$ cat config.mk
export PLATFORM = sky130hd
export DESIGN_NAME = matmul_top
export DESIGN_NICKNAME = matmul_top
export VERILOG_FILES = /design/flow/design.v
export SDC_FILE = /design/flow/constraint.sdc
export NUM_CORES = 4
export LEC_CHECK = 0
export CAP_MARGIN = 20
export CORE_ASPECT_RATIO = 0.5
export CORE_MARGIN = 2
export CORE_UTILIZATION = 72
export CTS_CLUSTER_DIAMETER = 296
export CTS_CLUSTER_SIZE = 96
export PLACE_DENSITY = 0.43
export SETUP_SLACK_MARGIN = -0.61
export SLEW_MARGIN = 20
export TNS_END_PERCENT = 5
$ cat design.v
module tpumac
    #(parameter BITS_AB=8,
    parameter BITS_C=16)
    (
    input clk, rst_n, WrEn, en,
    input signed [BITS_AB-1:0] Ain,
    input signed [BITS_AB-1:0] Bin,
    input signed [BITS_C-1:0] Cin,
    output reg signed [BITS_AB-1:0] Aout,
    output reg signed [BITS_AB-1:0] Bout,
    output reg signed [BITS_C-1:0] Cout
    );
    logic signed [BITS_C-1:0] AxB, CPAB;
    always_ff @(posedge clk, negedge rst_n) begin
        if (!rst_n) begin
            Aout <= 0;
            Bout <= 0;
        end else if (en) begin
            Aout <= Ain;
            Bout <= Bin;
        end
    end
    always_ff @(posedge clk, negedge rst_n) begin
        if (!rst_n) begin
            Cout <= 0;
        end else if (WrEn) begin
            Cout <= Cin;
        end else if (en) begin
            Cout <= CPAB;
        end 
    end
    always_comb begin
        AxB = Ain * Bin;
        CPAB = AxB + Cout;
    end
endmodule
module systolic_array
#(
parameter BITS = 8,
parameter DIM = 32
)
(
input clk,rst_n,en,
input [DIM-1:0][BITS-1:0] A,
input [DIM-1:0][BITS-1:0] B,
output [DIM-1:0][DIM-1:0][BITS*2-1:0] Cout
);
logic [DIM-1:0][DIM-1:0][BITS-1:0] MACAin, MACBin, MACAout, MACBout;
logic [DIM-1:0][DIM-1:0][BITS*2-1:0] MACCout;
assign Cout = MACCout;
genvar gi, gj;
generate
    for (gi = 0 ; gi < DIM ; gi++) begin : row
        for (gj = 0 ; gj < DIM ; gj++) begin : col
            tpumac #(.BITS_AB(BITS), .BITS_C(BITS*2)) iDUT (
                .clk(clk), .rst_n(rst_n), .WrEn(1'b0), .en(en),
                .Ain(MACAin[gi][gj]), .Bin(MACBin[gi][gj]), .Cin({(BITS*2){1'b0}}),
                .Aout(MACAout[gi][gj]), .Bout(MACBout[gi][gj]), .Cout(MACCout[gi][gj])
            );
        end
    end
endgenerate
always_comb begin : ABCManager
    for (int i = 0 ; i < DIM ; i++) begin
        MACAin[i][0] = A[i];
        MACBin[0][i] = B[i];
    end
    for (int i = 0 ; i < DIM ; i++) begin
        for (int j = 1 ; j < DIM ; j++) begin
            MACAin[i][j] = MACAout[i][j-1];
        end
    end
    for (int i = 1 ; i < DIM ; i++) begin
        for (int j = 0 ; j < DIM ; j++) begin
            MACBin[i][j] = MACBout[i-1][j]; 
        end
    end
end
endmodule
module layoutA
#(
    parameter BITS = 8,  
    parameter DIM = 32  
)
(
    input [DIM-1:0][DIM-1:0][BITS-1:0] INA,
    input [$clog2(DIM):0] m, n, 
    output logic [DIM-1:0][DIM*2-2:0][BITS-1:0] OUTA
);
always_comb begin : ConnectionsA
    for (int row = 0 ; row < DIM ; row++) begin
        for (int col = 0 ; col < DIM*2-1 ; col++) begin
            if (col >= DIM*2-1-n-row && col <= DIM*2-2-row && row < m) begin
                OUTA[row][col] = INA[row][DIM*2-2-col-row];
            end else begin
                OUTA[row][col] = 0;
            end
        end
    end
end
endmodule
module layoutB
#(
    parameter BITS = 8,  
    parameter DIM = 32  
)
(
    input [DIM-1:0][DIM-1:0][BITS-1:0] INB,
    input [$clog2(DIM):0] n, p, 
    output logic [DIM*2-2:0][DIM-1:0][BITS-1:0] OUTB
);
always_comb begin : ConnectionsB
    for (int row = 0 ; row < DIM ; row++) begin
        for (int col = 0 ; col < DIM*2-1 ; col++) begin
            if (col >= DIM*2-1-n-row && col <= DIM*2-2-row && row < p) begin
                OUTB[col][row] = INB[DIM*2-2-col-row][row];
            end else begin
                OUTB[col][row] = 0;
            end
        end
    end
end
endmodule
module MATMUL 
#(
    parameter BITS = 8,  
    parameter DIM = 32  
)
(
    input clk, rst_n, en,
    input [$clog2(DIM):0] m, n, p,
    input [DIM-1:0][DIM-1:0][BITS-1:0] matrixDataA,
    input [DIM-1:0][DIM-1:0][BITS-1:0] matrixDataB,
    output logic [DIM-1:0][DIM-1:0][BITS-1:0] dataOut,
    output logic done
);
logic [$clog2(DIM*4):0] count;
logic [DIM-1:0][BITS-1:0] Ain, Bin;
logic [DIM-1:0][DIM-1:0][BITS*2-1:0] Cout;
logic [DIM-1:0][DIM*2-2:0][BITS-1:0] OUTA;
logic [DIM*2-2:0][DIM-1:0][BITS-1:0] OUTB;
layoutA #(.BITS(BITS), .DIM(DIM))
LayoutADUT (.INA(matrixDataA),.m(m),.n(n),.OUTA(OUTA));
layoutB #(.BITS(BITS), .DIM(DIM))
LayoutBDUT (.INB(matrixDataB),.n(n),.p(p),.OUTB(OUTB));
systolic_array #(.BITS(BITS), .DIM(DIM))
SysArrayDUT (.clk(clk), .rst_n(rst_n), .en(en), .A(Ain), .B(Bin), .Cout(Cout));
always @(posedge clk, negedge rst_n) begin
    if (!rst_n) begin
        count <= 0;
    end else if (done) begin
        count <= 0;
    end else if (en == 1) begin
        count <= count + 1;
    end
end
always_comb begin : DataFeeder
    for (int i = 0 ; i < DIM ; i++) begin
        if (count <= DIM*2-2) begin
            Ain[i] = OUTA[i][DIM*2-2-count];
            Bin[i] = OUTB[DIM*2-2-count][i];
        end else begin
            Ain[i] = 0;
            Bin[i] = 0;
        end
    end
    for (int i = 0 ; i < DIM ; i++) begin
        for (int j = 0 ; j < DIM ; j++) begin
            dataOut[i][j] = Cout[i][j] >> BITS;  
        end
    end
end
always_comb begin : howdone
    done = count == m+n+p-2 ? 1 : 0;
end
endmodule
module matmul_top
#(
    parameter BITS = 8,
    parameter DIM = 4
)
(
    input clk, rst_n, en,
    input [$clog2(DIM):0] m, n, p,
    input [DIM*DIM*BITS-1:0] mat_a,
    input [DIM*DIM*BITS-1:0] mat_b,
    output [DIM*DIM*BITS-1:0] mat_c,
    output done
);
MATMUL #(.BITS(BITS), .DIM(DIM)) u_matmul (
    .clk(clk), .rst_n(rst_n), .en(en),
    .m(m), .n(n), .p(p),
    .matrixDataA(mat_a), .matrixDataB(mat_b),
    .dataOut(mat_c), .done(done)
);
endmodule
$ cat run.sh
#!/bin/bash
# the make line also repeats each setting of config.mk as NAME=value (left out here)
make -C /OpenROAD-flow-scripts/flow DESIGN_CONFIG=/design/flow/config.mk WORK_HOME=/design/flow/orfs CLKGATE_MAP_FILE= finish
$ cat constraint.sdc
create_clock -name core_clock -period 6.17 [get_ports {clk}]
set_input_delay 1.2340 -clock core_clock [delete_from_list [all_inputs] [get_ports {clk}]]
set_output_delay 1.2340 -clock core_clock [all_outputs]
set_load 0.01 [all_outputs]
==> impl_metrics.yaml, run 1 <==
# flow metrics
outcome:
  outcome: "aborted with a tool error"
  failing_step: "5_1_grt"
synth:
  syn_avg_cell_area_sq_um: 9.39
  edf_count: 0
  top_cell: "inv_1"
  yosysCellCount: 7896
  synth.net_count: 9920
  top_area_cell: "fa_1"
  ys_chip_area_sq_um: 74100
  yosysSeqAreaShare: 0.153
  synthTopLogicFamily: "adder cells"
  synthXorXnorAreaFrac: 0.0377
  synthCells: 7896
  adder_share: 0.412
  ys_types: 107
  ys_sh_mux: 0.0436
  simple_gate_area_frac: 0.139
  syn_area_sq_um: 74100
  ys.flops: 453
  synth_top_area_share: 0.308
  synthAoiAreaFrac: 0.111
  yosys_warnings: 17
  async_flop_share: 1.00
  yosys-top-cells-area: "fa_1 31%, dfrtp_1 15%, ha_1 10%"
  synth-main-ff-cell: "dfrtp_1"
  yosys-top-cells-count: "1373 x inv_1, 1141 x fa_1, 687 x nand2_1"
floorplanning:
  rows: 83
  coreArea_sq_um: 102000
  die_area_sq_um: 106000
  die_width_um: 458
  die_h_um: 231
  fp_util: 0.725
  num_io_pins: 397
placed_design:
  dp_slack_ps: -2910
  globalplace.congestion: 1.14
  dp_cells: 10100
  port_buffers: 396
  dp_hpwl_mm: 220
  dpl_cell_area_sq_um: 85700
cts:
  clk_path_buf_depth: 3
  cts_inserted_buffers: 8
  cts-root-buf: "clkbuf_16"
  clock-sinks: 453
  h-tree-depth: 1
timing repair:
| item | CTS |
|---|---|
| gates resized | 259 |
| setup buffers | 40 |
| setup endpoints to repair | 78 |
| gates cloned | 2 |
| pin swaps | 116 |
| hold buffers | 0 |
==> inputs of run 2 (changes only) <==
Settings changed: CTS_CLUSTER_DIAMETER 296 to 375, CTS_CLUSTER_SIZE 96 to 95, PLACE_DENSITY 0.43 to 0.6, SETUP_SLACK_MARGIN -0.61 to 0.14, TNS_END_PERCENT 5 to unset.
Clock period 6.17 ns to 5.17 ns, I/O delays scaled along.
==> run 2 against run 1 <==
The flow stops in 4_1_cts. Synthesized area did not move. Die size did not move. Synthesized cell count did not move.
==> impl_metrics.yaml, run 2 <==
# flow metrics
synth:
  synthTopLogicFamily: "adder cells"
  top_area_cell: "fa_1"
  yosysSeqAreaShare: 0.153
  simple_gate_area_frac: 0.139
  yosys-top-cells-count: "1373 x inv_1, 1141 x fa_1, 687 x nand2_1"
  ys.flops: 453
  ys_chip_area_sq_um: 74100
  synth_top_area_share: 0.308
  ys_types: 107
  yosys-top-cells-area: "fa_1 31%, dfrtp_1 15%, ha_1 10%"
  synthXorXnorAreaFrac: 0.0377
  edf_count: 0
  synthCells: 7896
  top_cell: "inv_1"
  synth.net_count: 9920
  synthAoiAreaFrac: 0.111
  yosys_warnings: 17
  async_flop_share: 1.00
  adder_share: 0.412
  syn_area_sq_um: 74100
  yosysCellCount: 7896
  syn_avg_cell_area_sq_um: 9.39
  ys_sh_mux: 0.0436
  synth-main-ff-cell: "dfrtp_1"
placed_design:
  dp_cells: 10300
  globalplace.congestion: 1.16
  port_buffers: 396
  dp_hpwl_mm: 233
floorplanning:
  num_io_pins: 397
  rows: 83
  die_h_um: 231
  die_area_sq_um: 106000
  die_width_um: 458
  fp_util: 0.725
  coreArea_sq_um: 102000
outcome:
  tool.error: "[ERROR DPL-0033] detailed placement checks failed during check placement."
  failing_step: "4_1_cts"
  outcome: "aborted with a tool error"
-- run 2: through the flow --
stage / hold slack [ps] / utilization / area (sq um) / setup WS [ps]
3_3_place_gp: 496 / 0.855 / 87500 / -3330
2_1_floorplan: 443 / - / 75300 / -2260
3_5_place_dp: 507 / 0.855 / 87500 / -3520
==> inputs of run 3 (changes only) <==
Settings changed: CAP_MARGIN 20 to 10, CELL_PAD_IN_SITES_DETAIL_PLACEMENT set to 1, CELL_PAD_IN_SITES_GLOBAL_PLACEMENT set to 3, CORE_ASPECT_RATIO 0.5 to 1.22, CORE_MARGIN 2 to 6, CORE_UTILIZATION 72 to 40, CTS_CLUSTER_DIAMETER 375 to unset, CTS_CLUSTER_SIZE 95 to unset, GPL_ROUTABILITY_DRIVEN set to 1, HOLD_SLACK_MARGIN set to 0.29, MAX_ROUTING_LAYER set to met5, MIN_ROUTING_LAYER set to met2, PLACE_DENSITY 0.6 to unset, PLACE_DENSITY_LB_ADDON set to 0.08, SETUP_SLACK_MARGIN 0.14 to 2.24, SLEW_MARGIN 20 to 15, TNS_END_PERCENT set to 95.
Clock period 5.17 ns to 14.3 ns, I/O delays scaled along.
==> run 3 against run 2 <==
The run now finishes clean. Synthesized cell count is the same. Synthesized area unchanged. Die size up 85%.
==> impl_metrics.yaml, run 3 <==
# synthesis and place-and-route metrics
outcome:
  outcome: "complete, no violations"
cts:
  insertion_delay_ps: 760
  clk_path_buf_depth: 3
  ctsResizeCount: 0
  cts_setup_buffers: 0
  cts_inserted_buffers: 61
  h-tree-depth: 2
  clock-sinks: 453
  cts-root-buf: "clkbuf_16"
  path_clk_slew_ps: 60
  holdBufCountCts: 0
  tritoncts: "yes"
placed_design:
  dp_cells: 10400
  port_buffers: 396
  globalplace.congestion: 1.06
  dp_hpwl_mm: 225
synth:
  yosysSeqAreaShare: 0.153
  yosys_warnings: 17
  syn_area_sq_um: 74100
  synth-main-ff-cell: "dfrtp_1"
  ys_types: 107
  yosys-top-cells-count: "1373 x inv_1, 1141 x fa_1, 687 x nand2_1"
  top_area_cell: "fa_1"
  synthTopLogicFamily: "adder cells"
  synth_top_area_share: 0.308
  ys.flops: 453
  yosys-top-cells-area: "fa_1 31%, dfrtp_1 15%, ha_1 10%"
  adder_share: 0.412
  synth.net_count: 9920
  ys_sh_mux: 0.0436
  top_cell: "inv_1"
  synthXorXnorAreaFrac: 0.0377
  edf_count: 0
  synthCells: 7896
  yosysCellCount: 7896
  simple_gate_area_frac: 0.139
  ys_chip_area_sq_um: 74100
  synthAoiAreaFrac: 0.111
  async_flop_share: 1.00
  syn_avg_cell_area_sq_um: 9.39
drt:
  vias: 79500
  firstDrtPassIters: 10
  wirelength_mm: 289
  vias_per_cell: 7.53
  post-route-drc-count: 0
  drt-wirelength-per-cell_um: 27.4
  first_iter_violations: 12500
  antenna_left: 0
sta:
  hold_slack_ps: 474
  rsz0062_at_grt: "no"
  setup_tns_ps: 0
  period_used_share: 0.802
  drv_slew: 0
  finClkSkew_ps: 89.6
  fmax_mhz: 87.2
  hold_violations: 0
  setup_viol: 0
  finalCriticalPeriod_ps: 11470
  worst_pin_slew_ps: 1400
  slew_headroom: 0.0586
setup_path:
  r2r_start: "u_matmul.count[1]"
  endpoint_kind: "flop"
  cp_slowest_cell: "nor4_2"
  worstSetupPathType: "primary input to flop"
  max_stage_delay_ps: 830
  rrSetupSlack_ps: 4060
  crit_fanout: 13
  crit_start: "n[1]"
  cp.required_ps: 14860
  reg2reg_to: "u_matmul.SysArrayDUT.row[2].col[0].iDUT.Cout[14]"
  cp.arrival_ps: 12030
  crit_path_start_kind: "primary input"
  crit_cells: 27
  ff2ff_path_depth: 30
  critical-path-top-delay-family: "adder cells"
  crit_end: "u_matmul.SysArrayDUT.row[2].col[0].iDUT.Cout[14]"
  crit_buf_inv: 6
power:
  powerComb_mw: 16.1
  power_sequential_mw: 2.75
  switching_power_mw: 11.9
  vdd_drop_max_mv: 0.265
  maxPowerGroup: "combinational logic"
  p_per_area_nw_per_um2: 250
  p_clk_mw: 1.74
  p_comb_frac: 0.782
  p_sw_frac: 0.578
  p_leak_nw: 39.8
  p_int_mw: 8.69
  p_clk_frac: 0.085
  seq_power_share: 0.133
global_routing:
  antenna_found_initial: 9
  grt_overflow_total: 0
  grtUsageTotal: 0.433
  grt_max_degree: 169
  grt_pass1_wl_mm: 432
  grt_pass1_vias: 96100
layout:
  finalCoreUtilization: 0.446
  nets: 10000
  layout.cells.non_filler: 10600
  synthToLayoutAreaGrowth_pct: 10.9
  fill_cells: 21100
worst_hold_path:
  min_path_cells: 1
  hp-class: "flop to flop"
  worstHoldStart: "u_matmul.SysArrayDUT.row[0].col[2].iDUT.Cout[15]"
  whs_endpoint: "u_matmul.SysArrayDUT.row[0].col[2].iDUT.Cout[15]"
flow_run:
  maxCapViolCount: 0
  tool_warnings: 62
floorplanning:
  num_io_pins: 397
  die_width_um: 402
  fp_util: 0.402
  coreArea_sq_um: 184000
  die_h_um: 487
  rows: 174
  die_area_sq_um: 196000
-- run 3: per-layer routing --
layer,track usage,part of all wire
met4,0.0939,0.090
met5,0.161,0.011
met1,-,0
met2,0.546,0.52
met3,0.541,0.38
-- run 3: layout make-up --
class	count	area [sq um]	area share
multi-input cells	5562	55300	0.673
flip-flops and latches	453	11300	0.138
inverters	1378	5170	0.0630
repair buffers	529	4980	0.0606
well taps	2464	3080	0.0375
clock buffers	74	1640	0.0199
clock inverters	41	547	0.00665
diodes	50	125	0.00152
-- run 3: metrics by stage --
stage / setup slack, ps / power, mW / cell area (sq um)
2_1_floorplan: 3600 / 12.7 / 74100
3_3_place_gp: 2610 / 17.7 / 79800
3_5_place_dp: 2550 / 18.1 / 79800
4_1_cts: 3240 / 20.0 / 82000
5_1_grt: 2660 / 22.2 / 82100
6_report: 2830 / 20.6 / 82200
==> inputs of run 4 (changes only) <==
Settings changed: ABC_AREA set to 1, CAP_MARGIN 10 to 20, CELL_PAD_IN_SITES_DETAIL_PLACEMENT 1 to 0, CELL_PAD_IN_SITES_GLOBAL_PLACEMENT 3 to unset, CORE_ASPECT_RATIO 1.22 to unset, CORE_MARGIN 6 to 2, CORE_UTILIZATION 40 to 62, CTS_CLUSTER_SIZE set to 41, GPL_ROUTABILITY_DRIVEN 1 to 0, HOLD_SLACK_MARGIN 0.29 to unset, MAX_ROUTING_LAYER met5 to unset, MIN_ROUTING_LAYER met2 to unset, PLACE_DENSITY_LB_ADDON 0.08 to 0.23, SETUP_SLACK_MARGIN 2.24 to unset, SLEW_MARGIN 15 to 10, TNS_END_PERCENT 95 to unset.
Clock period 14.3 ns to 8.89 ns, I/O delays scaled along.
==> run 4 against run 3 <==
First-iteration DRC count decreased by 45%. Clock power increased by 53%. Core utilization increased by 24 points. Via count decreased by 21%. Flip-flop count unchanged. Global-route usage decreased by 6.8 points. Largest power group unchanged.
==> impl_metrics.yaml, run 4 <==
# synthesis and place-and-route metrics
synth:
  synthAoiAreaFrac: 0.0800
  yosysSeqAreaShare: 0.155
  synthTopLogicFamily: "adder cells"
  syn_avg_cell_area_sq_um: 7.85
  yosys-top-cells-count: "2231 x nand2_1, 2038 x inv_1, 1141 x fa_1"
  yosys-top-cells-area: "fa_1 31%, dfrtp_1 15%, nand2_1 11%"
  synth-main-ff-cell: "dfrtp_1"
  edf_count: 0
  synth.net_count: 11300
  simple_gate_area_frac: 0.174
  top_area_cell: "fa_1"
  synthXorXnorAreaFrac: 0.0344
  async_flop_share: 1.00
  top_cell: "nand2_1"
  yosysCellCount: 9315
  adder_share: 0.418
  syn_area_sq_um: 73100
  ys.flops: 453
  synth_top_area_share: 0.312
  synthCells: 9315
  ys_types: 52
  ys_chip_area_sq_um: 73100
  ys_sh_mux: 0
  yosys_warnings: 17
sta:
  setup_viol: 0
  worst_pin_slew_ps: 1170
  finalCriticalPeriod_ps: 8510
  drv_slew: 0
  setup_tns_ps: 0
  hold_violations: 0
  period_used_share: 0.957
  slew_headroom: 0.218
  rsz0062_at_grt: "no"
  setup_slack_ps: 383
  fmax_mhz: 118
  finClkSkew_ps: 40.0
power:
  seq_power_share: 0.135
  powerComb_mw: 23.1
  p_per_area_nw_per_um2: 370
  p_int_mw: 13.1
  p_leak_nw: 44.1
  maxPowerGroup: "combinational logic"
  p_clk_mw: 2.66
  switching_power_mw: 16.7
  p_comb_frac: 0.775
  power_sequential_mw: 4.03
  vdd_drop_max_mv: 0.408
  p_sw_frac: 0.561
  p_clk_frac: 0.089
placed_design:
  dp_slack_ps: -23.8
  dp_cells: 11000
  dpl_cell_area_sq_um: 78400
  port_buffers: 396
  dp_hpwl_mm: 170
cts:
  clock-sinks: 453
  cts_inserted_buffers: 58
  holdBufCountCts: 0
  clk_path_buf_depth: 3
  ctsResizeCount: 0
  insertion_delay_ps: 710
  cts_setup_buffers: 0
  cts-root-buf: "clkbuf_16"
  h-tree-depth: 2
  tritoncts: "yes"
  path_clk_slew_ps: 60
global_routing:
  grt_pass1_wl_mm: 345
  grt_max_degree: 205
  antenna_found_initial: 4
  grt_util_met2: 0.583
  use_met3: 0.0815
  top_usage_layer: "met2"
  met1_usage: 0.459
  grt_overflow_total: 0
  grtUsageTotal: 0.365
  grt_pass1_vias: 64400
setup_path:
  max_stage_delay_ps: 640
  ff2ff_path_depth: 26
  rrSetupSlack_ps: 380
  endpoint_kind: "flop"
  cp.required_ps: 9480
  crit_top_cell: "inv_1"
  cp.arrival_ps: 9100
  crit_cells: 26
  crit_end: "u_matmul.SysArrayDUT.row[0].col[0].iDUT.Cout[13]"
  critical-path-top-delay-family: "adder cells"
  cp_slowest_cell: "clkinv_1"
  r2r_start: "u_matmul.count[0]"
  crit_fanout: 40
  worstSetupPathType: "flop to flop"
  reg2reg_to: "u_matmul.SysArrayDUT.row[0].col[0].iDUT.Cout[13]"
  crit_start: "u_matmul.count[0]"
  crit_buf_inv: 8
  crit_path_start_kind: "flop"
floorplanning:
  die_width_um: 347
  die_h_um: 347
  coreArea_sq_um: 118000
  die_area_sq_um: 121000
  fp_util: 0.622
  rows: 126
  num_io_pins: 397
layout:
  final_cell_area_sq_um: 80500
  layout.cells.non_filler: 11100
  nets: 11500
  synthToLayoutAreaGrowth_pct: 10.1
  fill_cells: 9532
worst_hold_path:
  min_path_cells: 2
  whs_endpoint: "u_matmul.SysArrayDUT.row[1].col[2].iDUT.Cout[0]"
  hp-class: "flop to flop"
  worstHoldStart: "u_matmul.SysArrayDUT.row[1].col[2].iDUT.Cout[0]"
drt:
  vias: 62600
  firstDrtPassIters: 13
  wirelength_mm: 214
  first_iter_violations: 6896
  drt-wirelength-per-cell_um: 19.3
  post-route-drc-count: 0
  vias_per_cell: 5.64
  antenna_left: 0
outcome:
  outcome: "complete, no violations"
flow_run:
  tool_warnings: 76
  maxCapViolCount: 0
==> run 4: area by class of cell <==
type | count | area [sq um] | share of cell area
clock buffers | 73 | 1610 | 0.0200
well taps | 1536 | 1920 | 0.0239
flip-flops and latches | 453 | 11300 | 0.141
repair buffers | 622 | 5750 | 0.0713
multi-input cells | 6298 | 51700 | 0.642
clock inverters | 36 | 478 | 0.00594
inverters | 2068 | 7770 | 0.0965
diodes | 1 | 2.50 | 0.0000311
==> run 4: metal layers <==
metal,wire length (um),up-vias
met3,20600,841
met5,61,-
met2,97400,2951
met4,15800,2
met1,80100,30500
li1,-,28300
==> run 4: per-stage QoR <==
step | hold slack (ps) | util | power [mW]
after CTS | 483 | 0.685 | 29.4
after global placement | 460 | 0.667 | 25.6
final | 480 | 0.685 | 29.8
after floorplan | 448 | - | 20.0
after global routing | 514 | 0.685 | 32.8
after detailed placement | 468 | 0.667 | 26.4
==> inputs of run 5 (changes only) <==
Settings changed: ABC_AREA 1 to unset, CELL_PAD_IN_SITES_DETAIL_PLACEMENT 0 to unset, CORE_UTILIZATION 62 to 65, CTS_CLUSTER_DIAMETER set to 200, CTS_CLUSTER_SIZE 41 to unset, GPL_ROUTABILITY_DRIVEN 0 to unset, PLACE_DENSITY_LB_ADDON 0.23 to unset, SETUP_SLACK_MARGIN set to 1.64, SLEW_MARGIN 10 to 20.
Clock period 8.89 ns to 5.63 ns, I/O delays scaled along.
==> run 5 against run 4 <==
The layout now fails its checks (negative setup slack). Synthesized area up 1.3%. Wire length up 46%. Combinational power up 140%. Flip-flop count unchanged. Non-clock buffer count up 1016. Global-route usage up 13 points. Worst setup slack worse by 2500 ps. Core utilization up 15 points. Via count up 14%. Sequential share of layout area down 2.0 points. Clock skew up 63 ps. Critical endpoint is now u_matmul.SysArrayDUT.row[3].col[0].iDUT.Cout[13]. Largest cell class unchanged. Largest power group unchanged.
==> impl_metrics.yaml, run 5 <==
# synthesis and place-and-route metrics
sta:
  slew_headroom: 0.123
  setup_viol: 88
  drv_slew: 0
  hold_violations: 0
  rsz0062_at_grt: "yes"
  worst_pin_slew_ps: 1320
  finClkSkew_ps: 103
  finalCriticalPeriod_ps: 7770
  fmax_mhz: 129
  setup_tns_ps: -118690
  setup_slack_ps: -2140
  period_used_share: 1.38
synth:
  top_area_cell: "fa_1"
  adder_share: 0.412
  yosysCellCount: 7896
  top_cell: "inv_1"
  synth-main-ff-cell: "dfrtp_1"
  edf_count: 0
  ys.flops: 453
  synthXorXnorAreaFrac: 0.0377
  ys_types: 107
  synth_top_area_share: 0.308
  yosys-top-cells-area: "fa_1 31%, dfrtp_1 15%, ha_1 10%"
  yosys_warnings: 17
  async_flop_share: 1.00
  syn_avg_cell_area_sq_um: 9.39
  synthAoiAreaFrac: 0.111
  simple_gate_area_frac: 0.139
  synth.net_count: 9920
  synthTopLogicFamily: "adder cells"
  ys_chip_area_sq_um: 74100
  syn_area_sq_um: 74100
  yosys-top-cells-count: "1373 x inv_1, 1141 x fa_1, 687 x nand2_1"
  ys_sh_mux: 0.0436
  yosysSeqAreaShare: 0.153
  synthCells: 7896
power:
  p_leak_nw: 46.3
  switching_power_mw: 34.9
  vdd_drop_max_mv: 0.977
  p_clk_frac: 0.065
  p_clk_mw: 4.36
  p_per_area_nw_per_um2: 710
  power_sequential_mw: 6.87
  p_comb_frac: 0.833
  powerComb_mw: 55.9
  seq_power_share: 0.102
  p_int_mw: 32.2
  maxPowerGroup: "combinational logic"
  p_sw_frac: 0.521
worst_hold_path:
  hp-class: "primary input to async pin"
setup_path:
  ff2ff_path_depth: 31
  crit_path_start_kind: "flop"
  crit_top_cell: "fa_1"
  crit_end: "u_matmul.SysArrayDUT.row[3].col[0].iDUT.Cout[13]"
  critical-path-top-delay-family: "adder cells"
  reg2reg_to: "u_matmul.SysArrayDUT.row[3].col[0].iDUT.Cout[13]"
  cp.required_ps: 6250
  endpoint_kind: "flop"
  crit_start: "u_matmul.count[0]"
  crit_buf_inv: 14
  crit_cells: 31
  cp_slowest_cell: "fa_1"
  rrSetupSlack_ps: -2140
  max_stage_delay_ps: 560
  r2r_start: "u_matmul.count[0]"
  worstSetupPathType: "flop to flop"
  crit_fanout: 6
  cp.arrival_ps: 8390
drt:
  firstDrtPassIters: 9
  wirelength_mm: 312
  drt-wirelength-per-cell_um: 29.3
  antenna_left: 0
  vias_per_cell: 6.67
  first_iter_violations: 8574
  post-route-drc-count: 0
  vias: 71100
global_routing:
  grt_pass1_wl_mm: 438
  grt_overflow_total: 0
  antenna_found_initial: 25
  grt_pass1_vias: 74700
  grtUsageTotal: 0.495
  grt_max_degree: 188
flow_run:
  tool_warnings: 75
  maxCapViolCount: 0
floorplanning:
  die_area_sq_um: 117000
  fp_util: 0.657
  die_h_um: 342
  coreArea_sq_um: 113000
  rows: 123
  num_io_pins: 397
  die_width_um: 342
cts:
  holdBufCountCts: 0
  h-tree-depth: 2
  clock-sinks: 453
  cts_inserted_buffers: 57
  path_clk_slew_ps: 70
  clk_path_buf_depth: 3
  tritoncts: "yes"
  insertion_delay_ps: 740
  cts-root-buf: "clkbuf_16"
placed_design:
  port_buffers: 396
  dp_hpwl_mm: 210
  globalplace.congestion: 1.10
outcome:
  outcome: "failed layout checks"
  failed_checks: "negative setup slack"
layout:
  multiInputGateArea_sq_um: 59300
  nets: 11100
  synthToLayoutAreaGrowth_pct: 27.6
  regArea_sq_um: 11400
  fill_cells: 5484
  finalCoreUtilization: 0.838
[run 5: what timing repair did]
item,4_1_cts,5_1_grt
buffers inserted,128,51
resized,628,307
endpoints found under the setup margin,226,209
gates cloned,4,1
pin swaps,331,186
endpoints found under the hold margin,0,0
[run 5: routing by layer]
metal / global-route usage / part of all wire / vias up / wire, um
li1: - / - / 27900 / -
met1: 0.578 / 0.32 / 34600 / 100000
met2: 0.796 / 0.45 / 6083 / 139000
met3: 0.122 / 0.12 / 2453 / 38100
met4: 0.367 / 0.11 / 26 / 34200
met5: 0 / 0.00087 / - / 270
[run 5: area by class of cell]
type / count / area share
multi-input cells: 5562 / 0.627
repair buffers: 1638 / 0.155
flip-flops and latches: 453 / 0.121
inverters: 1378 / 0.0551
well taps: 1500 / 0.0199
clock buffers: 69 / 0.0163
clock inverters: 35 / 0.00621
diodes: 12 / 0.000318
[run 5: stage by stage]
stage	instances	total power, mW	setup WS [ps]	hold slack [ps]	area (sq um)
floorplan	7896	33.7	-1910	443	75400
detailed placement	10300	51.7	-3100	464	87100
global route	10600	69.9	-2290	492	94500
finish	10600	67.1	-2140	424	94500
global placement	10300	49.5	-2920	461	87100
CTS	10600	60.2	-1700	449	92800
==> inputs of run 6 (changes only) <==
Settings changed: ABC_AREA set to 1, CORE_ASPECT_RATIO set to 0.64, CORE_UTILIZATION 65 to 71, CTS_CLUSTER_DIAMETER 200 to unset, GPL_ROUTABILITY_DRIVEN set to 0, MIN_ROUTING_LAYER set to met2, SETUP_SLACK_MARGIN 1.64 to unset, SLEW_MARGIN 20 to 40.
Clock period 5.63 ns to 11.6 ns, I/O delays scaled along.
==> run 6 against run 5 <==
The flow now stops in 5_1_grt. Synthesized cell count rose by 18%. Synthesized area fell by 1.3%. Die size fell by 9.5%.
==> impl_metrics.yaml, run 6 <==
# flow metrics
outcome:
  outcome: "aborted with a tool error"
  failing_step: "5_1_grt"
  tool.error: "[ERROR GRT-0116] Global routing finished with congestion. Check the congestion regions in the DRC Viewer."
synth:
  synthTopLogicFamily: "adder cells"
  synthCells: 9315
  simple_gate_area_frac: 0.174
  synth-main-ff-cell: "dfrtp_1"
  syn_area_sq_um: 73100
  edf_count: 0
  synth.net_count: 11300
  syn_avg_cell_area_sq_um: 7.85
  synth_top_area_share: 0.312
  yosys-top-cells-area: "fa_1 31%, dfrtp_1 15%, nand2_1 11%"
  ys.flops: 453
  async_flop_share: 1.00
  synthAoiAreaFrac: 0.0800
  synthXorXnorAreaFrac: 0.0344
  top_area_cell: "fa_1"
  adder_share: 0.418
  ys_sh_mux: 0
  ys_types: 52
  yosysSeqAreaShare: 0.155
  yosys_warnings: 17
  yosysCellCount: 9315
  yosys-top-cells-count: "2231 x nand2_1, 2038 x inv_1, 1141 x fa_1"
  top_cell: "nand2_1"
  ys_chip_area_sq_um: 73100
floorplanning:
  fp_util: 0.714
  rows: 94
  die_width_um: 405
  coreArea_sq_um: 102000
  die_area_sq_um: 106000
  die_h_um: 261
  num_io_pins: 397
global_routing:
  grtUsageTotal: 0.759
  grt_overflow_total: 594
cts:
  ctsResizeCount: 0
  clock-sinks: 453
  clk_path_buf_depth: 3
  holdBufCountCts: 0
  cts_setup_buffers: 0
  cts_inserted_buffers: 52
  h-tree-depth: 2
  cts-root-buf: "clkbuf_16"
placed_design:
  port_buffers: 396
  dp_cells: 10700
  dp_hpwl_mm: 172
## run 6: stage by stage
step | util | power [mW] | hold WS, ps | area (sq um) | setup slack (ps)
CTS | 0.769 | 22.1 | 483 | 78800 | 1750
global placement | 0.751 | 19.4 | 460 | 76900 | 1240
detailed placement | 0.751 | 20.0 | 469 | 76900 | 1100
floorplan | - | 15.3 | 448 | 73100 | 2690
## run 6: per-layer routing
layer,GRT usage,GRT overflow
met5,0.674,50
met3,0.912,432
met2,0.781,56
met1,-,-
met4,0.472,56
==> inputs of run 7 (changes only) <==
Settings changed: ABC_AREA 1 to unset, CAP_MARGIN 20 to 5, CORE_ASPECT_RATIO 0.64 to unset, CORE_UTILIZATION 71 to 68, CTS_CLUSTER_DIAMETER set to 200, CTS_CLUSTER_SIZE set to 36, GPL_ROUTABILITY_DRIVEN 0 to unset, MIN_ROUTING_LAYER met2 to unset, SETUP_SLACK_MARGIN set to 1.64, SLEW_MARGIN 40 to 20.
Clock period 11.6 ns to 5.63 ns, I/O delays scaled along.
==> run 7 against run 6 <==
The flow again stops in 5_1_grt. Synthesized cell count fell by 15%. Die size rose by 5.7%. Synthesized area up 1.3%.
==> impl_metrics.yaml, run 7 <==
# flow metrics
outcome:
  outcome: "aborted with a tool error"
  failing_step: "5_1_grt"
  tool.error: "[ERROR GRT-0116] Global routing finished with congestion. Check the congestion regions in the DRC Viewer."
placed_design:
  dp_slack_ps: -3230
  dp_hpwl_mm: 240
  dpl_cell_area_sq_um: 87100
  globalplace.congestion: 1.14
  port_buffers: 396
global_routing:
  grt_overflow_total: 1049
  grtUsageTotal: 0.779
synth:
  top_area_cell: "fa_1"
  async_flop_share: 1.00
  ys_chip_area_sq_um: 74100
  yosys-top-cells-area: "fa_1 31%, dfrtp_1 15%, ha_1 10%"
  yosys-top-cells-count: "1373 x inv_1, 1141 x fa_1, 687 x nand2_1"
  synth.net_count: 9920
  top_cell: "inv_1"
  synthCells: 7896
  synth-main-ff-cell: "dfrtp_1"
  simple_gate_area_frac: 0.139
  adder_share: 0.412
  synth_top_area_share: 0.308
  synthXorXnorAreaFrac: 0.0377
  syn_area_sq_um: 74100
  ys_sh_mux: 0.0436
  ys.flops: 453
  synthTopLogicFamily: "adder cells"
  ys_types: 107
  synthAoiAreaFrac: 0.111
  edf_count: 0
  syn_avg_cell_area_sq_um: 9.39
  yosys_warnings: 17
  yosysCellCount: 7896
  yosysSeqAreaShare: 0.153
floorplanning:
  rows: 121
  die_area_sq_um: 112000
  die_width_um: 334
  num_io_pins: 397
  die_h_um: 334
  coreArea_sq_um: 109000
  fp_util: 0.683
cts:
  h-tree-depth: 1
  clk_path_buf_depth: 3
  cts_inserted_buffers: 16
  clock-sinks: 453
  cts-root-buf: "clkbuf_16"
-- run 7: stage by stage --
step	std cells	utilization	total power, mW
floorplan	7896	-	33.7
global placement	10300	0.802	49.7
detailed placement	10300	0.802	53.5
CTS	10500	0.851	61.5
-- run 7: timing repair --
action                     CTS
buffers inserted           165
setup endpoints to repair  243
cloned                       3
gates resized              781
hold buffers                 0
pin swaps                  374
-- run 7: layer usage --
layer | GRT usage | overflow
met5 | 0.264 | 6
met1 | 0.788 | 20
met2 | 0.962 | 599
met4 | 0.810 | 395
met3 | 0.575 | 29
==> inputs of run 8 (changes only) <==
Settings changed: CAP_MARGIN 5 to 20, CORE_UTILIZATION 68 to 23, CTS_CLUSTER_DIAMETER 200 to unset, CTS_CLUSTER_SIZE 36 to unset, PLACE_DENSITY set to 0.6, SETUP_SLACK_MARGIN 1.64 to unset.
Clock period 5.63 ns to 16.0 ns, I/O delays scaled along.
==> run 8 against run 7 <==
Now clean on timing, DRC and antenna. Synthesized area unchanged. Die size went up to 2.9 times the previous value. Synthesized cell count did not move.
==> impl_metrics.yaml, run 8 <==
# synthesis and place-and-route metrics
drt:
  vias_per_cell: 4.60
  post-route-drc-count: 0
  first_iter_violations: 4316
  vias: 56600
  drt-wirelength-per-cell_um: 19.6
  firstDrtPassIters: 8
  wirelength_mm: 241
  antenna_left: 0
sta:
  slew_headroom: 0.174
  drv_slew: 0
  finalCriticalPeriod_ps: 11810
  fmax_mhz: 84.7
  rsz0062_at_grt: "no"
  finClkSkew_ps: 30.5
  setup_tns_ps: 0
  period_used_share: 0.738
  setup_viol: 0
  worst_pin_slew_ps: 1240
  hold_violations: 0
layout:
  nets: 9969
  synthToLayoutAreaGrowth_pct: 13.5
  finalCoreUtilization: 0.262
setup_path:
  endpoint_kind: "flop"
  worstSetupPathType: "primary input to flop"
  crit_top_cell: "inv_1"
  crit_start: "n[0]"
  ff2ff_path_depth: 26
  crit_end: "u_matmul.SysArrayDUT.row[1].col[0].iDUT.Cout[14]"
  cp_slowest_cell: "ha_1"
  crit_cells: 27
  crit_path_start_kind: "primary input"
  r2r_start: "u_matmul.count[0]"
  critical-path-top-delay-family: "adder cells"
  cp.arrival_ps: 12370
  cp.required_ps: 16560
  rrSetupSlack_ps: 5480
  max_stage_delay_ps: 910
  crit_fanout: 22
  reg2reg_to: "u_matmul.SysArrayDUT.row[1].col[0].iDUT.Cout[14]"
  crit_buf_inv: 6
synth:
  synth-main-ff-cell: "dfrtp_1"
  synth_top_area_share: 0.308
  ys.flops: 453
  simple_gate_area_frac: 0.139
  synthTopLogicFamily: "adder cells"
  edf_count: 0
  yosysSeqAreaShare: 0.153
  synthAoiAreaFrac: 0.111
  yosys-top-cells-area: "fa_1 31%, dfrtp_1 15%, ha_1 10%"
  synthCells: 7896
  top_area_cell: "fa_1"
  ys_chip_area_sq_um: 74100
  syn_avg_cell_area_sq_um: 9.39
  yosys_warnings: 17
  top_cell: "inv_1"
  adder_share: 0.412
  async_flop_share: 1.00
  synth.net_count: 9920
  synthXorXnorAreaFrac: 0.0377
  yosys-top-cells-count: "1373 x inv_1, 1141 x fa_1, 687 x nand2_1"
  syn_area_sq_um: 74100
  yosysCellCount: 7896
  ys_types: 107
  ys_sh_mux: 0.0436
floorplanning:
  die_area_sq_um: 327000
  die_h_um: 572
  fp_util: 0.231
  die_width_um: 572
  rows: 208
  coreArea_sq_um: 321000
  num_io_pins: 397
outcome:
  outcome: "complete, no violations"
global_routing:
  grt_max_degree: 153
  grt_pass1_wl_mm: 371
  grt_pass1_vias: 58600
  antenna_found_initial: 10
  grt_overflow_total: 0
  grtUsageTotal: 0.149
power:
  p_int_mw: 7.67
  p_clk_mw: 1.58
  vdd_drop_max_mv: 0.253
  p_per_area_nw_per_um2: 202
  switching_power_mw: 9.32
  p_leak_nw: 39.7
  seq_power_share: 0.141
  p_clk_frac: 0.093
  powerComb_mw: 13.0
  p_sw_frac: 0.549
  maxPowerGroup: "combinational logic"
  p_comb_frac: 0.766
  power_sequential_mw: 2.40
cts:
  tritoncts: "yes"
  cts_inserted_buffers: 66
  insertion_delay_ps: 690
  ctsResizeCount: 0
  cts-root-buf: "clkbuf_16"
  cts_setup_buffers: 0
  clock-sinks: 453
  path_clk_slew_ps: 50
  clk_path_buf_depth: 3
  holdBufCountCts: 0
  h-tree-depth: 3
worst_hold_path:
  whs_endpoint: "u_matmul.SysArrayDUT.row[0].col[2].iDUT.Cout[15]"
  worstHoldStart: "u_matmul.SysArrayDUT.row[0].col[2].iDUT.Cout[15]"
  min_path_cells: 1
  hp-class: "flop to flop"
placed_design:
  globalplace.congestion: 0.993
  dp_hpwl_mm: 196
  port_buffers: 396
flow_run:
  tool_warnings: 78
  maxCapViolCount: 0
[run 8: area by class of cell]
type / count / area, sq um
Timing Repair Buffer: 484 / 4680
Tap cell: 4305 / 5390
Clock inverter: 34 / 484
Multi-Input combinational cell: 5562 / 55200
Inverter: 1378 / 5180
Fill cell: 34300 / 237000
Antenna cell: 10 / 25.0
Clock buffer: 84 / 1800
Sequential cell: 453 / 11300
[run 8: per-layer routing]
metal / global-route usage / wire length, um / vias to the layer above
met3: 0.0299 / 17300 / 429
li1: - / - / 25600
met4: 0.0530 / 9710 / 2
met2: 0.233 / 107000 / 1900
met1: 0.202 / 107000 / 28700
met5: 0 / 13 / -
[run 8: through the flow]
step                      instance area, sq um  instances  power (mW)  hold WS, ps  setup WS (ps)
after detailed placement                 81800      12200        15.3          460           3750
after global placement                   81800      12200        15.2          462           3650
after CTS                                84100      12300        17.0          477           4480
final                                    84100      12300        17.0          473           4190
after global routing                     84100      12300        18.7          482           3840
after floorplan                          74100       7896        11.4          443           4960
==> inputs of run 9 (changes only) <==
Settings changed: ABC_AREA set to 1, CELL_PAD_IN_SITES_DETAIL_PLACEMENT set to 0, CORE_UTILIZATION 23 to 66, CTS_CLUSTER_SIZE set to 61, GPL_ROUTABILITY_DRIVEN set to 0, MAX_ROUTING_LAYER set to met4, PLACE_DENSITY 0.6 to unset, SETUP_SLACK_MARGIN set to -0.11.
Clock period 16.0 ns to 7.19 ns, I/O delays scaled along.
==> run 9 against run 8 <==
Now fails the layout checks on negative setup slack. Via count increased by 13%. Die size decreased by 65%. Register-to-register slack got worse by 5400 ps. Worst setup slack got worse by 4200 ps. Global-route usage increased by 25 points. Sequential power increased by 110%. First-iteration DRC count increased by 40%. Combinational power increased to 2.6 times the previous value. Hold slack improved by 2.5 ps. Synthesized cell count increased by 18%. Core utilization increased by 52 points. Synthesized area decreased by 1.3%.
==> impl_metrics.yaml, run 9 <==
# synthesis and place-and-route metrics
global_routing:
  antenna_found_initial: 2
  grt_max_degree: 216
  use_met3: 0.0832
  grt_pass1_vias: 65500
  grt_pass1_wl_mm: 345
  met1_usage: 0.498
  grt_overflow_total: 0
  grt_util_met2: 0.623
  grtUsageTotal: 0.401
  top_usage_layer: "met2"
placed_design:
  dp_hpwl_mm: 170
  dpl_cell_area_sq_um: 82000
  port_buffers: 396
synth:
  adder_share: 0.418
  edf_count: 0
  ys_types: 52
  ys_sh_mux: 0
  ys.flops: 453
  synthAoiAreaFrac: 0.0800
  yosys_warnings: 17
  top_cell: "nand2_1"
  top_area_cell: "fa_1"
  synth-main-ff-cell: "dfrtp_1"
  synthXorXnorAreaFrac: 0.0344
  syn_avg_cell_area_sq_um: 7.85
  synthCells: 9315
  yosys-top-cells-area: "fa_1 31%, dfrtp_1 15%, nand2_1 11%"
  ys_chip_area_sq_um: 73100
  yosysCellCount: 9315
  yosys-top-cells-count: "2231 x nand2_1, 2038 x inv_1, 1141 x fa_1"
  syn_area_sq_um: 73100
  async_flop_share: 1.00
  yosysSeqAreaShare: 0.155
  synthTopLogicFamily: "adder cells"
  simple_gate_area_frac: 0.174
  synth.net_count: 11300
  synth_top_area_share: 0.312
power:
  maxPowerGroup: "combinational logic"
  power_sequential_mw: 4.98
  vdd_drop_max_mv: 0.566
  p_per_area_nw_per_um2: 483
  p_comb_frac: 0.802
  seq_power_share: 0.120
  p_leak_nw: 46.8
  p_int_mw: 19.4
  p_clk_frac: 0.078
  p_sw_frac: 0.532
  powerComb_mw: 33.3
  p_clk_mw: 3.21
  switching_power_mw: 22.1
setup_path:
  ff2ff_path_depth: 31
  cp.arrival_ps: 7790
  crit_path_start_kind: "primary input"
  cp.required_ps: 7730
  crit_buf_inv: 9
  crit_fanout: 6
  worstSetupPathType: "primary input to flop"
  reg2reg_to: "u_matmul.SysArrayDUT.row[0].col[0].iDUT.Cout[14]"
  critical-path-top-delay-family: "adder cells"
  rrSetupSlack_ps: 130
  cp_slowest_cell: "fa_1"
  crit_end: "u_matmul.SysArrayDUT.row[0].col[0].iDUT.Cout[14]"
  crit_cells: 38
  max_stage_delay_ps: 540
  r2r_start: "u_matmul.count[0]"
  endpoint_kind: "flop"
  crit_start: "n[1]"
sta:
  finalCriticalPeriod_ps: 7250
  fmax_mhz: 138
  slew_headroom: 0.346
  finClkSkew_ps: 48.1
  setup_slack_ps: -59.1
  drv_slew: 0
  hold_slack_ps: 476
  setup_viol: 1
  rsz0062_at_grt: "yes"
  hold_violations: 0
  period_used_share: 1.01
  worst_pin_slew_ps: 972
floorplanning:
  die_area_sq_um: 113000
  rows: 122
  die_h_um: 337
  coreArea_sq_um: 110000
  die_width_um: 337
  fp_util: 0.663
  num_io_pins: 397
outcome:
  outcome: "failed layout checks"
  failed_checks: "negative setup slack"
layout:
  synthToLayoutAreaGrowth_pct: 17.3
  final_cell_area_sq_um: 85800
  fill_cells: 8090
  nets: 12000
cts:
  insertion_delay_ps: 690
  tritoncts: "yes"
  path_clk_slew_ps: 60
  clk_path_buf_depth: 3
  clock-sinks: 453
  h-tree-depth: 2
  cts-root-buf: "clkbuf_16"
  cts_inserted_buffers: 56
drt:
  wirelength_mm: 215
  post-route-drc-count: 0
  vias: 63900
  first_iter_violations: 6022
  vias_per_cell: 5.54
  n_antenna_cell: 0
  drt-wirelength-per-cell_um: 18.6
  firstDrtPassIters: 10
  antenna_left: 0
worst_hold_path:
  min_path_cells: 2
  hp-class: "flop to flop"
  worstHoldStart: "u_matmul.SysArrayDUT.row[1].col[3].iDUT.Bout[6]"
  whs_endpoint: "u_matmul.SysArrayDUT.row[2].col[3].iDUT.Bout[6]"
flow_run:
  tool_warnings: 79
  maxCapViolCount: 0
-- run 9: metal layers --
metal	routed length, um	vias up
met4	14400	0
met2	98700	2935
met5	0	-
met3	19700	806
met1	81800	30900
li1	-	29300
-- run 9: layout make-up --
type	instances	area (sq um)	area share
clock inverters	31	488	0.00569
repair buffers	1114	9710	0.113
multi-input cells	6300	53000	0.618
clock buffers	73	1580	0.0184
inverters	2068	7800	0.0909
well taps	1488	1860	0.0217
flip-flops and latches	453	11300	0.132
-- run 9: what timing repair did --
item | 4_1_cts | 5_1_grt
gates cloned | 2 | 0
resized | 115 | 303
endpoints found under the hold margin | 0 | 0
buffers inserted | 20 | 37
endpoints found under the setup margin | 47 | 62
hold buffers | 0 | 0
pin swaps | 46 | 112
-- run 9: per-stage QoR --
stage / cells / power, mW / utilization / TNS (ps) / setup slack [ps]
4_1_cts: 11500 / 39.8 / 0.767 / -1830 / -130
5_1_grt: 11500 / 45.5 / 0.777 / -5860 / -351
6_report: 11500 / 41.4 / 0.777 / -59.1 / -59.1
3_3_place_gp: 11400 / 34.8 / 0.743 / -59550 / -1240
2_1_floorplan: 9315 / 24.8 / - / -925 / -163
3_5_place_dp: 11400 / 35.8 / 0.743 / -66730 / -1300
==> inputs of run 10 (changes only) <==
Settings changed: ABC_AREA 1 to unset, CELL_PAD_IN_SITES_DETAIL_PLACEMENT 0 to unset, CORE_UTILIZATION 66 to 68, CTS_CLUSTER_DIAMETER set to 29, CTS_CLUSTER_SIZE 61 to 36, GPL_ROUTABILITY_DRIVEN 0 to unset, SETUP_SLACK_MARGIN -0.11 to 1.99.
Clock period 7.19 ns to 7.33 ns, I/O delays scaled along.
==> run 10 against run 9 <==
The flow now stops in 5_1_grt. Synthesized area increased by 1.3%. Die size decreased by 1.6%. Synthesized cell count decreased by 15%.
==> impl_metrics.yaml, run 10 <==
# flow metrics
synth:
  top_cell: "inv_1"
  async_flop_share: 1.00
  edf_count: 0
  syn_avg_cell_area_sq_um: 9.39
  synthCells: 7896
  top_area_cell: "fa_1"
  yosys_warnings: 17
  ys_chip_area_sq_um: 74100
  yosys-top-cells-count: "1373 x inv_1, 1141 x fa_1, 687 x nand2_1"
  synthXorXnorAreaFrac: 0.0377
  adder_share: 0.412
  ys_sh_mux: 0.0436
  yosys-top-cells-area: "fa_1 31%, dfrtp_1 15%, ha_1 10%"
  syn_area_sq_um: 74100
  simple_gate_area_frac: 0.139
  synthTopLogicFamily: "adder cells"
  ys.flops: 453
  synth.net_count: 9920
  ys_types: 107
  synth-main-ff-cell: "dfrtp_1"
  yosysSeqAreaShare: 0.153
  synthAoiAreaFrac: 0.111
  yosysCellCount: 7896
  synth_top_area_share: 0.308
outcome:
  failing_step: "5_1_grt"
  outcome: "aborted with a tool error"
  tool.error: "[ERROR GRT-0116] Global routing finished with congestion. Check the congestion regions in the DRC Viewer."
floorplanning:
  fp_util: 0.683
  die_area_sq_um: 112000
  rows: 121
  die_h_um: 334
  coreArea_sq_um: 109000
  num_io_pins: 397
  die_width_um: 334
global_routing:
  grtUsageTotal: 0.932
  grt_overflow_total: 5048
cts:
  clk_path_buf_depth: 3
  h-tree-depth: 4
  cts_inserted_buffers: 136
  cts-root-buf: "clkbuf_16"
  clock-sinks: 453
placed_design:
  dp_hpwl_mm: 231
  port_buffers: 396
  dp_cells: 10200
  globalplace.congestion: 1.16
run 10: what timing repair did:
item	in CTS
pin swaps	276
setup buffers	99
cloned	1
resized	576
endpoints found under the setup margin	158
hold buffers	0
run 10: metal layers:
layer  overflow  global-route usage
met1        138               0.870
met2       3675                1.13
met3        156               0.750
met4       1079               0.959
met5          -                   -
run 10: metrics by stage:
step / TNS (ps) / setup slack, ps / utilization / power [mW] / area, sq um
3_5_place_dp: -108660 / -1950 / 0.791 / 40.2 / 85900
2_1_floorplan: -11180 / -605 / - / 25.6 / 75000
4_1_cts: -9690 / -431 / 0.866 / 53.7 / 94000
3_3_place_gp: -89220 / -1710 / 0.791 / 37.5 / 85900
==> inputs of run 11 (changes only) <==
Settings changed: ABC_AREA set to 1, CELL_PAD_IN_SITES_DETAIL_PLACEMENT set to 0, CORE_UTILIZATION 68 to 66, CTS_CLUSTER_DIAMETER 29 to unset, CTS_CLUSTER_SIZE 36 to 61, GPL_ROUTABILITY_DRIVEN set to 0, HOLD_SLACK_MARGIN set to -0.08, SETUP_SLACK_MARGIN 1.99 to -0.11, TNS_END_PERCENT set to 70.
Clock period 7.33 ns to 5.86 ns, I/O delays scaled along.
==> run 11 against run 10 <==
The layout now fails its checks (negative setup slack). Synthesized cell count is 18% higher. Synthesized area decreased by 1.3%. Die size is 1.7% higher.
==> impl_metrics.yaml, run 11 <==
# synthesis and place-and-route metrics
outcome:
  outcome: "failed layout checks"
  failed_checks: "negative setup slack"
power:
  p_leak_nw: 48.3
  power_sequential_mw: 6.00
  p_clk_mw: 3.86
  switching_power_mw: 31.5
  maxPowerGroup: "combinational logic"
  vdd_drop_max_mv: 1.20
  p_sw_frac: 0.521
  powerComb_mw: 50.6
  p_int_mw: 28.9
  p_per_area_nw_per_um2: 663
  p_clk_frac: 0.064
  seq_power_share: 0.099
  p_comb_frac: 0.837
drt:
  wirelength_mm: 233
  firstDrtPassIters: 10
  first_iter_violations: 7205
  post-route-drc-count: 0
  antenna_left: 0
  drt-wirelength-per-cell_um: 19.8
  vias: 66800
  vias_per_cell: 5.67
cts:
  holdBufCountCts: 0
  insertion_delay_ps: 690
  h-tree-depth: 2
  cts_inserted_buffers: 56
  cts-root-buf: "clkbuf_16"
  clk_path_buf_depth: 3
  tritoncts: "yes"
  path_clk_slew_ps: 70
  clock-sinks: 453
placed_design:
  dp_hpwl_mm: 176
  port_buffers: 396
  dpl_cell_area_sq_um: 83800
layout:
  synthToLayoutAreaGrowth_pct: 24.7
  fill_cells: 6973
  regArea_sq_um: 11300
  final_cell_area_sq_um: 91200
  multiInputGateArea_sq_um: 56000
  finalCoreUtilization: 0.826
  nets: 12300
synth:
  top_cell: "nand2_1"
  synth_top_area_share: 0.312
  yosys-top-cells-area: "fa_1 31%, dfrtp_1 15%, nand2_1 11%"
  top_area_cell: "fa_1"
  synthTopLogicFamily: "adder cells"
  synthCells: 9315
  yosys_warnings: 17
  synth-main-ff-cell: "dfrtp_1"
  ys_chip_area_sq_um: 73100
  yosysCellCount: 9315
  yosysSeqAreaShare: 0.155
  ys_sh_mux: 0
  ys_types: 52
  synthXorXnorAreaFrac: 0.0344
  yosys-top-cells-count: "2231 x nand2_1, 2038 x inv_1, 1141 x fa_1"
  syn_area_sq_um: 73100
  ys.flops: 453
  async_flop_share: 1.00
  edf_count: 0
  syn_avg_cell_area_sq_um: 7.85
  simple_gate_area_frac: 0.174
  synthAoiAreaFrac: 0.0800
  synth.net_count: 11300
  adder_share: 0.418
sta:
  finClkSkew_ps: 31.1
  setup_slack_ps: -1310
  worst_pin_slew_ps: 980
  fmax_mhz: 139
  drv_slew: 0
  period_used_share: 1.22
  setup_viol: 75
  hold_violations: 0
  rsz0062_at_grt: "yes"
  slew_headroom: 0.346
  finalCriticalPeriod_ps: 7170
setup_path:
  max_stage_delay_ps: 510
  crit_fanout: 6
  worstSetupPathType: "primary input to flop"
  crit_path_start_kind: "primary input"
  reg2reg_to: "u_matmul.SysArrayDUT.row[0].col[0].iDUT.Cout[14]"
  crit_end: "u_matmul.SysArrayDUT.row[0].col[0].iDUT.Cout[14]"
  crit_buf_inv: 12
  cp.required_ps: 6400
  rrSetupSlack_ps: -1130
  ff2ff_path_depth: 29
  crit_cells: 41
  cp_slowest_cell: "fa_1"
  endpoint_kind: "flop"
  cp.arrival_ps: 7710
  crit_start: "n[1]"
  r2r_start: "u_matmul.count[0]"
  critical-path-top-delay-family: "adder cells"
floorplanning:
  die_width_um: 337
  fp_util: 0.663
  die_area_sq_um: 113000
  die_h_um: 337
  rows: 122
  coreArea_sq_um: 110000
  num_io_pins: 397
global_routing:
  grt_max_degree: 186
  grt_overflow_total: 0
  antenna_found_initial: 6
  grt_pass1_vias: 69300
  grt_pass1_wl_mm: 366
  grtUsageTotal: 0.425
worst_hold_path:
  hp-class: "primary input to async pin"
flow_run:
  maxCapViolCount: 0
  tool_warnings: 79
==> run 11: layout make-up <==
class / count / area share
multi-input cells: 6299 / 0.614
repair buffers: 1362 / 0.133
flip-flops and latches: 453 / 0.124
inverters: 2068 / 0.0857
well taps: 1488 / 0.0204
clock buffers: 68 / 0.0169
clock inverters: 38 / 0.00534
diodes: 6 / 0.000165
==> run 11: per-layer routing <==
metal  global-route usage  vias up  share of wire
met5                    -        -              0
met4                0.258        0          0.081
met3               0.0842     1094          0.091
met2                0.661     3565           0.46
met1                0.514    32300           0.37
li1                     -    29800              -
==> run 11: what timing repair did <==
item,CTS,global route
pin swaps,408,167
gates resized,822,238
setup endpoints to repair,82,77
gates cloned,1,0
buffers inserted,135,33
==> run 11: stage by stage <==
step	hold slack, ps	setup TNS, ps	cells	setup slack (ps)	total power [mW]
global route	460	-65960	11800	-1510	65.1
detailed placement	469	-150780	11500	-2300	45.9
CTS	447	-30910	11700	-793	56.0
floorplan	448	-43250	9315	-1140	31.1
finish	432	-51070	11800	-1310	60.5
global placement	460	-138940	11500	-2130	44.6
==> inputs of run 12 (changes only) <==
Settings changed: ABC_AREA 1 to unset, CAP_MARGIN 20 to 10, CELL_PAD_IN_SITES_DETAIL_PLACEMENT 0 to 1, CELL_PAD_IN_SITES_GLOBAL_PLACEMENT set to 3, CORE_ASPECT_RATIO set to 1.22, CORE_MARGIN 2 to 6, CORE_UTILIZATION 66 to 53, CTS_CLUSTER_SIZE 61 to unset, GPL_ROUTABILITY_DRIVEN 0 to 1, HOLD_SLACK_MARGIN -0.08 to 0.29, MIN_ROUTING_LAYER set to met2, PLACE_DENSITY_LB_ADDON set to 0.07, SETUP_SLACK_MARGIN -0.11 to 2.24, SLEW_MARGIN 20 to 15, TNS_END_PERCENT 70 to 95.
Clock period 5.86 ns to 14.3 ns, I/O delays scaled along.
==> run 12 against run 11 <==
The flow now stops in 3_1_place_gp_skip_io. Die size rose by 31%. Synthesized cell count down 15%. Synthesized area increased by 1.3%.
==> impl_metrics.yaml, run 12 <==
# flow metrics
synth:
  adder_share: 0.412
  async_flop_share: 1.00
  yosysCellCount: 7896
  yosys_warnings: 17
  edf_count: 0
  top_cell: "inv_1"
  synthCells: 7896
  synthXorXnorAreaFrac: 0.0377
  simple_gate_area_frac: 0.139
  top_area_cell: "fa_1"
  ys_chip_area_sq_um: 74100
  ys_sh_mux: 0.0436
  synth-main-ff-cell: "dfrtp_1"
  synthAoiAreaFrac: 0.111
  ys.flops: 453
  yosys-top-cells-count: "1373 x inv_1, 1141 x fa_1, 687 x nand2_1"
  ys_types: 107
  synthTopLogicFamily: "adder cells"
  syn_area_sq_um: 74100
  yosys-top-cells-area: "fa_1 31%, dfrtp_1 15%, ha_1 10%"
  synth_top_area_share: 0.308
  yosysSeqAreaShare: 0.153
  synth.net_count: 9920
  syn_avg_cell_area_sq_um: 9.39
outcome:
  failing_step: "3_1_place_gp_skip_io"
  outcome: "aborted with a tool error"
  tool.error: "[ERROR FLW-0024] Place density exceeds 1.0 (current PLACE_DENSITY_LB_ADDON =  0.07). Please check if the value of  PLACE_DENSITY_LB_ADDON is between 0 and 0.99."
floorplanning:
  coreArea_sq_um: 139000
  die_h_um: 425
  fp_util: 0.534
  die_width_um: 351
  die_area_sq_um: 149000
  rows: 151
==> inputs of run 13 (changes only) <==
Settings changed: CAP_MARGIN 10 to 20, CELL_PAD_IN_SITES_DETAIL_PLACEMENT 1 to unset, CELL_PAD_IN_SITES_GLOBAL_PLACEMENT 3 to unset, CORE_ASPECT_RATIO 1.22 to unset, CORE_MARGIN 6 to 2, CORE_UTILIZATION 53 to 71, CTS_CLUSTER_DIAMETER set to 361, CTS_CLUSTER_SIZE set to 37, GPL_ROUTABILITY_DRIVEN 1 to unset, HOLD_SLACK_MARGIN 0.29 to unset, MAX_ROUTING_LAYER met4 to unset, MIN_ROUTING_LAYER met2 to unset, PLACE_DENSITY set to 0.6, PLACE_DENSITY_LB_ADDON 0.07 to unset, SETUP_SLACK_MARGIN 2.24 to -0.55, SLEW_MARGIN 15 to 20, TNS_END_PERCENT 95 to unset.
Clock period 14.3 ns to 6.84 ns, I/O delays scaled along.
==> run 13 against run 12 <==
The flow stops in 5_1_grt. Synthesized cell count is the same. Die size fell by 28%. Synthesized area is the same.
==> impl_metrics.yaml, run 13 <==
# flow metrics
synth:
  top_cell: "inv_1"
  synth.net_count: 9920
  synthCells: 7896
  yosysSeqAreaShare: 0.153
  synth_top_area_share: 0.308
  adder_share: 0.412
  synthXorXnorAreaFrac: 0.0377
  simple_gate_area_frac: 0.139
  edf_count: 0
  async_flop_share: 1.00
  synthTopLogicFamily: "adder cells"
  top_area_cell: "fa_1"
  yosys_warnings: 17
  syn_area_sq_um: 74100
  yosysCellCount: 7896
  synth-main-ff-cell: "dfrtp_1"
  ys_chip_area_sq_um: 74100
  yosys-top-cells-count: "1373 x inv_1, 1141 x fa_1, 687 x nand2_1"
  yosys-top-cells-area: "fa_1 31%, dfrtp_1 15%, ha_1 10%"
  syn_avg_cell_area_sq_um: 9.39
  synthAoiAreaFrac: 0.111
  ys_sh_mux: 0.0436
  ys_types: 107
  ys.flops: 453
cts:
  holdBufCountCts: 0
  clk_path_buf_depth: 3
  cts_inserted_buffers: 16
  cts-root-buf: "clkbuf_16"
  clock-sinks: 453
  h-tree-depth: 1
floorplanning:
  num_io_pins: 397
  rows: 118
  fp_util: 0.716
  die_width_um: 327
  coreArea_sq_um: 103000
  die_area_sq_um: 107000
  die_h_um: 327
placed_design:
  port_buffers: 396
  dp_hpwl_mm: 228
  dp_cells: 10200
  globalplace.congestion: 1.11
outcome:
  outcome: "aborted with a tool error"
  tool.error: "[ERROR GRT-0232] Routing congestion too high. Check the congestion heatmap in the GUI."
  failing_step: "5_1_grt"
global_routing:
  grtUsageTotal: 0.783
  grt_overflow_total: 179
==> run 13: metrics by stage <==
step | cell area [sq um] | hold slack (ps) | setup WS (ps) | power, mW
CTS | 87900 | 498 | -838 | 47.2
floorplan | 74800 | 443 | -981 | 27.2
global placement | 85900 | 457 | -2070 | 40.5
detailed placement | 85900 | 471 | -2320 | 43.4
==> run 13: metal layers <==
layer  GRT overflow  GRT usage
met2             88      0.939
met5              1      0.394
met3              3      0.626
met1              6      0.786
met4             81      0.782
==> run 13: repair_timing <==
action / CTS
resized: 296
pin swaps: 128
setup endpoints to repair: 68
setup buffers: 75
cloned: 1
==> inputs of run 14 (changes only) <==
Settings changed: CORE_UTILIZATION 71 to 70, CTS_CLUSTER_DIAMETER 361 to 31, CTS_CLUSTER_SIZE 37 to 30, MAX_ROUTING_LAYER set to met4, PLACE_DENSITY 0.6 to unset, SETUP_SLACK_MARGIN -0.55 to 1.99.
Clock period 6.84 ns to 7.33 ns, I/O delays scaled along.
==> run 14 against run 13 <==
The flow again stops in 5_1_grt. Synthesized cell count is the same. Synthesized area unchanged. Die size grew 1.4%.
==> impl_metrics.yaml, run 14 <==
# flow metrics
synth:
  ys.flops: 453
  yosysSeqAreaShare: 0.153
  adder_share: 0.412
  edf_count: 0
  synth-main-ff-cell: "dfrtp_1"
  synthTopLogicFamily: "adder cells"
  synth_top_area_share: 0.308
  synthCells: 7896
  yosys_warnings: 17
  top_cell: "inv_1"
  ys_chip_area_sq_um: 74100
  ys_types: 107
  ys_sh_mux: 0.0436
  synthAoiAreaFrac: 0.111
  top_area_cell: "fa_1"
  yosys-top-cells-count: "1373 x inv_1, 1141 x fa_1, 687 x nand2_1"
  yosys-top-cells-area: "fa_1 31%, dfrtp_1 15%, ha_1 10%"
  async_flop_share: 1.00
  syn_avg_cell_area_sq_um: 9.39
  synthXorXnorAreaFrac: 0.0377
  synth.net_count: 9920
  syn_area_sq_um: 74100
  yosysCellCount: 7896
  simple_gate_area_frac: 0.139
floorplanning:
  rows: 119
  die_h_um: 329
  coreArea_sq_um: 105000
  die_width_um: 329
  die_area_sq_um: 108000
  fp_util: 0.705
  num_io_pins: 397
outcome:
  failing_step: "5_1_grt"
  outcome: "aborted with a tool error"
  tool.error: "[ERROR GRT-0116] Global routing finished with congestion. Check the congestion regions in the DRC Viewer."
placed_design:
  dp_slack_ps: -1920
  port_buffers: 396
  dp_hpwl_mm: 225
  dp_cells: 10100
  globalplace.congestion: 1.13
cts:
  cts_inserted_buffers: 119
  clk_path_buf_depth: 3
  holdBufCountCts: 0
  clock-sinks: 453
  h-tree-depth: 3
  cts-root-buf: "clkbuf_16"
global_routing:
  grt_overflow_total: 5616
  grtUsageTotal: 0.965
==> run 14: through the flow <==
stage / instance area (sq um) / power [mW]
global placement: 85500 / 37.0
CTS: 93500 / 52.3
detailed placement: 85500 / 39.8
floorplan: 75000 / 25.6
==> run 14: what timing repair did <==
action / in CTS
resized: 604
setup endpoints to repair: 155
setup buffers: 127
gates cloned: 2
pin swaps: 283
==> run 14: layer usage <==
metal / GRT overflow / track usage
met4: 1180 / 1.00
met1: 208 / 0.889
met3: 264 / 0.805
met5: - / -
met2: 3964 / 1.15
Power is estimated from default activity; no workload was simulated.
